==> inputs of run E <==
==> flow/design.v <==
module Bicubic (
    input CLK,
    input RST,
    input enable,
    input [7:0] input_data,
    output logic [13:0] iaddr,
    output logic ird,
    output logic we,
    output logic [13:0] waddr,
    output logic [7:0] output_data,
    input [6:0] V0,
    input [6:0] H0,
    input [4:0] SW,
    input [4:0] SH,
    input [5:0] TW,
    input [5:0] TH,
    output logic DONE
);
parameter  IDLE=5'd0,PRE_PROCESS=5'd1,DELTA_X=5'd2,DELTA_Y=5'd3,IN16=5'd4,
           JUDGE=5'd5,Y0_ST=5'd6,Y1_ST=5'd7,Y2_ST=5'd8,Y3_ST=5'd9,X_ST=5'd10,
           Y_ST=5'd11,WRITE=5'd12,IN4=5'd13,DONE_ST=5'd14;
reg [4:0] state,next_state,cnt;
reg [6:0] q_x, q_y;
reg [7:0] win [0:15],inter [0:3],out_reg,cal_p_n1,cal_p_0,cal_p_1,
          cal_p_2,cal_result;
reg [17:0] cal_x_fp;
reg [18:0] p_x_delta, p_y_delta;
reg [24:0] p_x, p_y;        
wire x_match, y_match;
wire [24:0] x_add_delta, y_add_delta;
wire x_match_write, y_match_write;
wire x_jump_IN4;
wire [5:0] div_a=(state==DELTA_X)?SW-'d1:SH-'d1;        
wire [23:0] div_a_temp=div_a << 18;         
wire [5:0] div_b=(state==DELTA_X)?TW-'d1:TH-'d1;
wire [23:0] div_result=div_a_temp / div_b; 
assign DONE=state==DONE_ST;
assign ird='b1;
always @(posedge CLK or posedge RST) begin
    if (RST) begin
        state<=IDLE;
        cnt<=5'd0;  
    end
    else begin
        state<=next_state;
        cnt<=(state!=next_state)?5'd0:cnt+5'd1;
    end
end
always @(*) begin
    case (state)
        IDLE:next_state=(enable)?PRE_PROCESS:IDLE;
        PRE_PROCESS:next_state=DELTA_X;
        DELTA_X:next_state=(cnt==5'd5)?DELTA_Y:DELTA_X;
        DELTA_Y:next_state=(cnt==5'd5)?IN16:DELTA_Y;
        IN16:next_state=(cnt==5'd16)?JUDGE:IN16 ;         
        JUDGE:next_state=(x_match && y_match)?WRITE:(y_match)?Y_ST:(x_match)?X_ST:Y0_ST;
        Y0_ST:next_state=Y1_ST;       
        Y1_ST:next_state=Y2_ST;       
        Y2_ST:next_state=Y3_ST;       
        Y3_ST:next_state=X_ST;        
        X_ST:next_state=WRITE;        
        Y_ST:next_state=WRITE;        
        WRITE:next_state=(q_y==TH-1'd1 && q_x==TW-1'd1)?DONE_ST:(q_x==TW-1'd1)?IN16:(x_jump_IN4)?IN4:JUDGE;
        IN4:next_state=(cnt==5'd4)?JUDGE:IN4;         
        DONE_ST:next_state=IDLE;
        default:next_state=IDLE;
    endcase
end 
always @(*) begin
    case (state)
        Y0_ST:begin
            cal_x_fp=p_x[17:0];
            cal_p_n1=win[0];   
            cal_p_0=win[1];  
            cal_p_1=win[2];  
            cal_p_2=win[3];  
        end 
        Y1_ST:begin
            cal_x_fp=p_x[17:0];
            cal_p_n1=win[4];   
            cal_p_0=win[5];  
            cal_p_1=win[6];  
            cal_p_2=win[7];  
        end 
        Y2_ST:begin
            cal_x_fp=p_x[17:0];
            cal_p_n1=win[8];   
            cal_p_0=win[9];  
            cal_p_1=win[10];  
            cal_p_2=win[11];  
        end 
        Y3_ST:begin
            cal_x_fp=p_x[17:0];
            cal_p_n1=win[12];   
            cal_p_0=win[13];  
            cal_p_1=win[14];  
            cal_p_2=win[15];  
        end 
        X_ST:begin
            cal_x_fp=p_y[17:0];
            cal_p_n1=inter[0];  
            cal_p_0=inter[1];
            cal_p_1=inter[2];
            cal_p_2=inter[3];
        end 
        Y_ST:begin
            cal_x_fp=p_x[17:0];
            cal_p_n1=inter[0];  
            cal_p_0=inter[1];
            cal_p_1=inter[2];
            cal_p_2=inter[3];
        end 
        default:begin
            cal_x_fp=p_x[17:0];
            cal_p_n1=18'd0;
            cal_p_0=18'd0;
            cal_p_1=18'd0;
            cal_p_2=18'd0;
        end 
    endcase
end
always @(*) begin
    case (state)
        IN16:begin
            we=1'b0;
            output_data=8'd0;
            waddr=14'd0;
            case (cnt)
               5'd0:iaddr=(((p_x[24:18]-2'd1)<<6)+((p_x[24:18]-2'd1)<<5)+((p_x[24:18]-2'd1)<<2))+((p_y[24:18]-2'd1));
               5'd1:iaddr=(((p_x[24:18]-2'd0)<<6)+((p_x[24:18]-2'd0)<<5)+((p_x[24:18]-2'd0)<<2))+((p_y[24:18]-2'd1));
               5'd2:iaddr=(((p_x[24:18]+2'd1)<<6)+((p_x[24:18]+2'd1)<<5)+((p_x[24:18]+2'd1)<<2))+((p_y[24:18]-2'd1));
               5'd3:iaddr=(((p_x[24:18]+2'd2)<<6)+((p_x[24:18]+2'd2)<<5)+((p_x[24:18]+2'd2)<<2))+((p_y[24:18]-2'd1));
               5'd4:iaddr=(((p_x[24:18]-2'd1)<<6)+((p_x[24:18]-2'd1)<<5)+((p_x[24:18]-2'd1)<<2))+((p_y[24:18]+2'd0));
               5'd5:iaddr=(((p_x[24:18]-2'd0)<<6)+((p_x[24:18]-2'd0)<<5)+((p_x[24:18]-2'd0)<<2))+((p_y[24:18]+2'd0));
               5'd6:iaddr=(((p_x[24:18]+2'd1)<<6)+((p_x[24:18]+2'd1)<<5)+((p_x[24:18]+2'd1)<<2))+((p_y[24:18]+2'd0));
               5'd7:iaddr=(((p_x[24:18]+2'd2)<<6)+((p_x[24:18]+2'd2)<<5)+((p_x[24:18]+2'd2)<<2))+((p_y[24:18]+2'd0));
               5'd8:iaddr=(((p_x[24:18]-2'd1)<<6)+((p_x[24:18]-2'd1)<<5)+((p_x[24:18]-2'd1)<<2))+((p_y[24:18]+2'd1));
               5'd9:iaddr=(((p_x[24:18]-2'd0)<<6)+((p_x[24:18]-2'd0)<<5)+((p_x[24:18]-2'd0)<<2))+((p_y[24:18]+2'd1));
               5'd10:iaddr=(((p_x[24:18]+2'd1)<<6)+((p_x[24:18]+2'd1)<<5)+((p_x[24:18]+2'd1)<<2))+((p_y[24:18]+2'd1));
               5'd11:iaddr=(((p_x[24:18]+2'd2)<<6)+((p_x[24:18]+2'd2)<<5)+((p_x[24:18]+2'd2)<<2))+((p_y[24:18]+2'd1));
               5'd12:iaddr=(((p_x[24:18]-2'd1)<<6)+((p_x[24:18]-2'd1)<<5)+((p_x[24:18]-2'd1)<<2))+((p_y[24:18]+2'd2));
               5'd13:iaddr=(((p_x[24:18]-2'd0)<<6)+((p_x[24:18]-2'd0)<<5)+((p_x[24:18]-2'd0)<<2))+((p_y[24:18]+2'd2));
               5'd14:iaddr=(((p_x[24:18]+2'd1)<<6)+((p_x[24:18]+2'd1)<<5)+((p_x[24:18]+2'd1)<<2))+((p_y[24:18]+2'd2));
               5'd15:iaddr=(((p_x[24:18]+2'd2)<<6)+((p_x[24:18]+2'd2)<<5)+((p_x[24:18]+2'd2)<<2))+((p_y[24:18]+2'd2));
               default:iaddr=14'd0;
            endcase
        end
        IN4:begin
            we=1'b0;
            output_data=8'd0;
            waddr=14'd0;
            case (cnt)
               5'd0:iaddr=(((p_x[24:18]+2'd2)<<6)+((p_x[24:18]+2'd2)<<5)+((p_x[24:18]+2'd2)<<2))+((p_y[24:18]-2'd1));
               5'd1:iaddr=(((p_x[24:18]+2'd2)<<6)+((p_x[24:18]+2'd2)<<5)+((p_x[24:18]+2'd2)<<2))+((p_y[24:18]+2'd0));
               5'd2:iaddr=(((p_x[24:18]+2'd2)<<6)+((p_x[24:18]+2'd2)<<5)+((p_x[24:18]+2'd2)<<2))+((p_y[24:18]+2'd1));
               5'd3:iaddr=(((p_x[24:18]+2'd2)<<6)+((p_x[24:18]+2'd2)<<5)+((p_x[24:18]+2'd2)<<2))+((p_y[24:18]+2'd2));
                default:iaddr=14'd0;
            endcase
        end
        WRITE:begin
            iaddr=14'd0;
            we=1'b1;
            output_data=out_reg;
            waddr=q_x+q_y*TW;
        end
        default:begin
            output_data=8'd0;
            we=1'b0;
            iaddr=14'd0;
            waddr=14'd0;
        end 
    endcase
end
wire signed [12:0] a, b, c, d;   
assign a=- $signed({1'b0,cal_p_n1})+$signed({1'b0,cal_p_0})+$signed({1'b0,cal_p_0,1'b0}) - $signed({1'b0,cal_p_1}) - $signed({1'b0,cal_p_1,1'b0})+$signed({1'b0,cal_p_2});
assign b=$signed({1'b0,cal_p_n1,1'b0}) - $signed({1'b0,cal_p_0}) - $signed({1'b0,cal_p_0,2'b0})+$signed({1'b0,cal_p_1,2'b0}) - $signed({1'b0,cal_p_2});
assign c=- $signed({1'b0,cal_p_n1})+$signed({1'b0,cal_p_1});
assign d=$signed({1'b0,cal_p_0,1'b0});
wire [17:0] x3, x2, x1;      
wire [35:0] x2_temp,x3_temp;
assign x1=cal_x_fp;
assign x2_temp=x1 * cal_x_fp;
assign x2=x2_temp[35:18];
assign x3_temp=x2 * cal_x_fp;
assign x3=x3_temp[35:18];
wire signed [32:0] result_ext, ax, bx, cx, dx;     
assign ax=$signed(a) * $signed({1'b0,x3});
assign bx=$signed(b) * $signed({1'b0,x2});
assign cx=$signed(c) * $signed({1'b0,x1});
assign dx=$signed({d,18'd0});
assign result_ext=$signed(ax)+$signed(bx)+$signed(cx)+$signed(dx);
assign cal_result=(result_ext[32])?8'd0:(result_ext[32:18] >= 15'd511)?8'd255:result_ext[26:19]+result_ext[18];   
assign x_match=(p_x[17:13]==5'd0)||(p_x[17:13]==5'b11111);
assign y_match=(p_y[17:13]==5'd0)||(p_y[17:13]==5'b11111);
assign x_add_delta=p_x+p_x_delta;
assign y_add_delta=p_y+p_y_delta;
assign x_match_write=(x_add_delta[17:13]==5'd0)|| (x_add_delta[17:13]==5'b11111);
assign y_match_write=(y_add_delta[17:13]==5'd0)||(y_add_delta[17:13]==5'b11111);
assign x_jump_IN4=x_match_write||(x_add_delta[24:18] > p_x[24:18]);
integer i1;
always @(posedge CLK or posedge RST) begin
    if (RST) begin
        for (i1=0; i1<16; i1=i1+1) begin
            win[i1]<=8'd0;
        end
        for (i1=0; i1<4; i1=i1+1) begin
            inter[i1]<=8'd0;
        end
        out_reg<=8'd0;
        p_x_delta<=19'd0;
        p_y_delta<=19'd0;
        p_x<=25'd0;
        p_y<=25'd0;
        q_x<=25'd0;
        q_y<=25'd0;
    end
    else begin
        case (state)
            PRE_PROCESS:begin
                p_x<={H0,18'd0};
                p_y<={V0,18'd0};
                q_x<=7'd0;
                q_y<=7'd0;
            end
            DELTA_X:p_x_delta<=div_result;
            DELTA_Y:p_y_delta<=div_result;
            IN16:begin
                case (cnt)
                   5'd1:win[00]<=input_data;
                   5'd2:win[01]<=input_data;
                   5'd3:win[02]<=input_data;
                   5'd4:win[03]<=input_data;
                   5'd5:win[04]<=input_data;
                   5'd6:win[05]<=input_data;
                   5'd7:win[06]<=input_data;
                   5'd8:win[07]<=input_data;
                   5'd9:win[08]<=input_data;
                   5'd10:win[09]<=input_data;
                   5'd11:win[10]<=input_data;
                   5'd12:win[11]<=input_data;
                   5'd13:win[12]<=input_data;
                   5'd14:win[13]<=input_data;
                   5'd15:win[14]<=input_data;
                   5'd16:win[15]<=input_data;
                endcase
            end 
            JUDGE:begin
                if (next_state==WRITE) begin
                    out_reg<=win[5];
                end
                if(next_state==Y_ST) begin
                    inter[0]<=win[4];
                    inter[1]<=win[5];
                    inter[2]<=win[6];
                    inter[3]<=win[7];
                end
                else if(next_state==X_ST) begin
                    inter[0]<=win[1];
                    inter[1]<=win[5];
                    inter[2]<=win[9];
                    inter[3]<=win[13];
                end
            end
            Y0_ST:inter[0]<=cal_result;    
            Y1_ST:inter[1]<=cal_result;
            Y2_ST:inter[2]<=cal_result;
            Y3_ST:inter[3]<=cal_result;
            X_ST:out_reg<=cal_result;
            Y_ST: out_reg<=cal_result;
            WRITE:begin
                if (q_x==(TW-'d1)) begin
                    p_x<={H0,{18'd0}};
                    q_x<='d0;
                    if (y_match_write) begin
                        p_y[24:18]<=y_add_delta[24:18]+y_add_delta[17];
                        p_y[17:0]<=25'd0;                           
                    end
                    else begin
                        p_y<=y_add_delta;
                    end
                    q_y<=q_y+'d1;
                end
                else if (x_jump_IN4) begin
                    if (x_match_write) begin
                        p_x[24:18]<=x_add_delta[24:18]+x_add_delta[17];
                        p_x[17:0]<=25'd0;                           
                    end
                    else begin
                        p_x<=x_add_delta;
                    end
                    q_x<=q_x +'d1;
                end
                else begin
                    p_x<=x_add_delta;
                    q_x<=q_x +'d1;
                end
                if (x_jump_IN4) begin
                    win[00]<=win [01];
                    win[01]<=win [02];
                    win[02]<=win [03];
                    win[04]<=win [05];
                    win[05]<=win [06];
                    win[06]<=win [07];
                    win[08]<=win [09];
                    win[09]<=win [10];
                    win[10]<=win [11];
                    win[12]<=win [13];
                    win[13]<=win [14];
                    win[14]<=win [15];
                end
            end
            IN4:begin
                case (cnt)
                   5'd1:win[03]<=input_data;     
                   5'd2:win[07]<=input_data;
                   5'd3:win[11]<=input_data;
                   5'd4:win[15]<=input_data;
                endcase
            end
        endcase
    end
end
endmodule
==> flow/run.sh <==
#!/bin/bash
# the make line also repeats each setting of config.mk as NAME=value (left out here)
make -C /OpenROAD-flow-scripts/flow DESIGN_CONFIG=/design/flow/config.mk WORK_HOME=/design/flow/orfs CLKGATE_MAP_FILE= finish
==> flow/config.mk <==
export PLATFORM = sky130hd
export DESIGN_NAME = Bicubic
export DESIGN_NICKNAME = Bicubic
export VERILOG_FILES = /design/flow/design.v
export SDC_FILE = /design/flow/constraint.sdc
export NUM_CORES = 4
export LEC_CHECK = 0
export CAP_MARGIN = 20
export CELL_PAD_IN_SITES_DETAIL_PLACEMENT = 1
export CORE_MARGIN = 5
export CORE_UTILIZATION = 40
export CTS_CLUSTER_SIZE = 40
export GPL_ROUTABILITY_DRIVEN = 1
export GPL_TIMING_DRIVEN = 1
export HOLD_SLACK_MARGIN = 0.16
export MIN_ROUTING_LAYER = met2
export SETUP_SLACK_MARGIN = 5.0
export SLEW_MARGIN = 20
==> flow/constraint.sdc <==
create_clock -name core_clock -period 60.0 [get_ports {CLK}]
set_input_delay 12.0000 -clock core_clock [delete_from_list [all_inputs] [get_ports {CLK}]]
set_output_delay 12.0000 -clock core_clock [all_outputs]
set_load 0.01 [all_outputs]
==> run A (differences from run E) <==
ABC_AREA = 1   (was unset)
CELL_PAD_IN_SITES_DETAIL_PLACEMENT = unset   (was 1)
CORE_MARGIN = 2   (was 5)
CORE_UTILIZATION = 72   (was 40)
CTS_CLUSTER_SIZE = unset   (was 40)
GPL_ROUTABILITY_DRIVEN = unset   (was 1)
GPL_TIMING_DRIVEN = unset   (was 1)
HOLD_SLACK_MARGIN = unset   (was 0.16)
MIN_ROUTING_LAYER = unset   (was met2)
SETUP_SLACK_MARGIN = unset   (was 5.0)
==> flow/constraint.sdc (replaced) <==
create_clock -name core_clock -period 86.9 [get_ports {CLK}]
set_input_delay 17.3800 -clock core_clock [delete_from_list [all_inputs] [get_ports {CLK}]]
set_output_delay 17.3800 -clock core_clock [all_outputs]
set_load 0.01 [all_outputs]
==> run X (differences from run E) <==
ABC_AREA = 1   (was unset)
CELL_PAD_IN_SITES_DETAIL_PLACEMENT = 2   (was 1)
CELL_PAD_IN_SITES_GLOBAL_PLACEMENT = 1   (was unset)
CORE_ASPECT_RATIO = 0.56   (was unset)
CORE_MARGIN = 2   (was 5)
CORE_UTILIZATION = 31   (was 40)
CTS_CLUSTER_SIZE = unset   (was 40)
GPL_ROUTABILITY_DRIVEN = unset   (was 1)
GPL_TIMING_DRIVEN = unset   (was 1)
HOLD_SLACK_MARGIN = unset   (was 0.16)
MIN_ROUTING_LAYER = unset   (was met2)
PLACE_DENSITY_LB_ADDON = 0.26   (was unset)
SETUP_SLACK_MARGIN = unset   (was 5.0)
TNS_END_PERCENT = 80   (was unset)
==> flow/constraint.sdc (replaced) <==
create_clock -name core_clock -period 81.0 [get_ports {CLK}]
set_input_delay 16.2000 -clock core_clock [delete_from_list [all_inputs] [get_ports {CLK}]]
set_output_delay 16.2000 -clock core_clock [all_outputs]
set_load 0.01 [all_outputs]
==> run G (differences from run E) <==
ABC_AREA = 1   (was unset)
CELL_PAD_IN_SITES_DETAIL_PLACEMENT = unset   (was 1)
CORE_MARGIN = 2   (was 5)
CORE_UTILIZATION = 69   (was 40)
CTS_CLUSTER_DIAMETER = 221   (was unset)
CTS_CLUSTER_SIZE = unset   (was 40)
GPL_ROUTABILITY_DRIVEN = unset   (was 1)
GPL_TIMING_DRIVEN = unset   (was 1)
HOLD_SLACK_MARGIN = unset   (was 0.16)
MAX_ROUTING_LAYER = met4   (was unset)
MIN_ROUTING_LAYER = unset   (was met2)
PLACE_DENSITY_LB_ADDON = 0.01   (was unset)
SETUP_SLACK_MARGIN = 3.02   (was 5.0)
TNS_END_PERCENT = 5   (was unset)
==> flow/constraint.sdc (replaced) <==
create_clock -name core_clock -period 36.3 [get_ports {CLK}]
set_input_delay 7.2600 -clock core_clock [delete_from_list [all_inputs] [get_ports {CLK}]]
set_output_delay 7.2600 -clock core_clock [all_outputs]
set_load 0.01 [all_outputs]
==> metrics.csv <==
metric;value;unit
Tapcells;2640;
WP buf/inv;21;
buffering overhead;7.59;%
status;finished clean;
top cells by area, synth;fa_1 31%, ha_1 13%, dfrtp_1 8.8%;
GR Util met2;58.1;%
tool warnings;67;
met3 Resource Use GR;53.7;%
DRT met1 WL;0;µm
Post-Syn Area;79100;µm²
logic area;66700;µm²
met1 Track Usage GR;0;%
Most Used Layer, Global Route;met2;
non-clock buffer count;890;
That was run E.
==> metrics.csv <==
metric;value;unit
status;finished clean;
logic area;62500;µm²
WP buf/inv;42;
Post-Syn Area;79800;µm²
GR Util met2;38.0;%
non-clock buffer count;234;
top cells by area, synth;fa_1 31%, ha_1 13%, inv_1 11%;
met1 Track Usage GR;43.7;%
Tapcells;3454;
That was run X.
==> metrics.csv <==
metric;value;unit
DRT met1 WL;86.1;mm
tool warnings;62;
top cells by area, synth;fa_1 31%, ha_1 13%, inv_1 11%;
Most Used Layer, Global Route;met2;
status;finished clean;
non-clock buffer count;216;
met3 Resource Use GR;10.4;%
met1 Track Usage GR;52.5;%
GR Util met2;69.7;%
Tapcells;1488;
WP buf/inv;41;
Post-Syn Area;79800;µm²
That was run A.
==> metrics.csv <==
metric;value;unit
DRT met1 WL;90.2;mm
non-clock buffer count;1224;
Tapcells;1512;
tool warnings;63;
distinct lib cells;84;
Most Used Layer, Global Route;met2;
met1 Track Usage GR;51.2;%
met3 Resource Use GR;11.8;%
status;complete, but fails checks;
top cells by area, synth;fa_1 31%, ha_1 13%, inv_1 11%;
Final Setup Violations;6;
violated checks;negative setup slack;
WP buf/inv;52;
logic area;64300;µm²
CTS max path bufs;3;
PnR worst setup slack;-2.79;ns
buffering overhead;10.3;%
GR Util met2;73.9;%
That was run G.
